## CPUCore
module CPUCore(
input clk,
input Reset,
output wire [15:0] mem_addr,
output wire        mem_we,
output wire [15:0] mem_wdata,
input  wire [15:0] mem_rdata
);
make LEC_CHECK=0 CAP_MARGIN=20 CORE_MARGIN=2 CORE_UTILIZATION=40 PLACE_DENSITY=0.6 SLEW_MARGIN=20 finish   # period 6.74 ns
run.sh (not shown) runs the stock make flow with config.mk's settings and CLKGATE_MAP_FILE=.
Change:
--- a/flow/config.mk
+++ b/flow/config.mk
@@ -8,5 +8,5 @@
 export CAP_MARGIN = 20
 export CORE_MARGIN = 2
-export CORE_UTILIZATION = 40
-export PLACE_DENSITY = 0.6
+export CORE_UTILIZATION = 63
+export SETUP_SLACK_MARGIN = 1.53
 export SLEW_MARGIN = 20
==> flow/constraint.sdc (replaced) <==
create_clock -name core_clock -period 5.89 [get_ports {clk}]
set_input_delay 1.1780 -clock core_clock [delete_from_list [all_inputs] [get_ports {clk}]]
set_output_delay 1.1780 -clock core_clock [all_outputs]
set_load 0.01 [all_outputs]
This time the run never finished: it broke off in global routing.
Synthesized area does not change.
Die size is lower by 36%.
Synthesized cell count is unchanged.
Change:
--- a/flow/config.mk
+++ b/flow/config.mk
@@ -6,7 +6,10 @@
 export NUM_CORES = 4
 export LEC_CHECK = 0
+export ABC_AREA = 1
 export CAP_MARGIN = 20
 export CORE_MARGIN = 2
-export CORE_UTILIZATION = 63
-export SETUP_SLACK_MARGIN = 1.53
-export SLEW_MARGIN = 20
+export CORE_UTILIZATION = 40
+export MAX_ROUTING_LAYER = met4
+export PLACE_DENSITY = 0.87
+export SLEW_MARGIN = 5
+export TNS_END_PERCENT = 35
==> flow/constraint.sdc (replaced) <==
create_clock -name core_clock -period 8.34 [get_ports {clk}]
set_input_delay 1.6680 -clock core_clock [delete_from_list [all_inputs] [get_ports {clk}]]
set_output_delay 1.6680 -clock core_clock [all_outputs]
set_load 0.01 [all_outputs]
Now the flow finished clean.
Synthesized cell count increases by 63%.
Synthesized area increases by about 13%.
Die area climbs by about 80%.
Change:
--- a/flow/config.mk
+++ b/flow/config.mk
@@ -9,7 +9,6 @@
 export CAP_MARGIN = 20
 export CORE_MARGIN = 2
-export CORE_UTILIZATION = 40
-export MAX_ROUTING_LAYER = met4
-export PLACE_DENSITY = 0.87
-export SLEW_MARGIN = 5
-export TNS_END_PERCENT = 35
+export CORE_UTILIZATION = 71
+export CTS_CLUSTER_SIZE = 94
+export PLACE_DENSITY = 0.6
+export SLEW_MARGIN = 20
==> flow/constraint.sdc (replaced) <==
create_clock -name core_clock -period 6.29 [get_ports {clk}]
set_input_delay 1.2580 -clock core_clock [delete_from_list [all_inputs] [get_ports {clk}]]
set_output_delay 1.2580 -clock core_clock [all_outputs]
set_load 0.01 [all_outputs]
Effect:
- non-clock buffer count rises by 7
- area after synthesis is unchanged
- cell area falls slightly
- routed wire length falls by a few percent
- maximum frequency rises by about a fifth
- sequential power rises by a quarter to a third
- clock power rises by a quarter to a third
- cell count falls by a little under a tenth
- count of clock-buffer cells in the layout falls by 4
- die area falls by well over a third

* * *

== the reference run ==
CPUCore again, from the RTL that the note above started with.
clock: 3.75 ns
lec_check: 0
cap_margin: 20
core_margin: 2
core_utilization: 50
setup_slack_margin: 1.01
slew_margin: 20
The layout from the reference run, despite a flow that completed every stage, fails the layout checks, with the failing checks listed as negative setup slack.
Relative to the reference run, the following input files were edited for the trial run:
- changing CORE_UTILIZATION from 50 to 40
- changing CORE_MARGIN from 2 to 8
- changing CAP_MARGIN from 20 to 15
- changing SETUP_SLACK_MARGIN from 1.01 to 1.07
- setting PLACE_DENSITY to 0.6 for the first time
- setting ABC_AREA to 1 for the first time
- setting HOLD_SLACK_MARGIN to 0.28 for the first time
- setting GPL_TIMING_DRIVEN to 0 for the first time
- setting CELL_PAD_IN_SITES_GLOBAL_PLACEMENT to 1 for the first time
- setting GPL_ROUTABILITY_DRIVEN to 0 for the first time
- changing the clock period (ns, I/O delays scaled along) from 3.75 to 8.0
==> results <==
- Data required time of the worst path in the trial run vs the reference run: up 2.25 ns
- The trial run vs. the reference run: fraction of power consumed by the clock network went up by 4.2 points.
- Share of the clock period used by the worst path after layout delta for the trial run relative to the reference run: 45 points lower
- When the trial run is set beside the reference run, its area added between synthesis and finish turns out to be 22 points smaller.
- Between the reference run and the trial run, worst-margin pin slew is higher for the trial run, the reference run comes in under that.
- Placement-stage worst setup slack was lower in the run labelled the reference run.
- The trial run reached the end of the flow, and the finished layout is clean on the timing, DRC and antenna checks.
Power figures rest on the tool's default switching activity, not on a simulated workload.
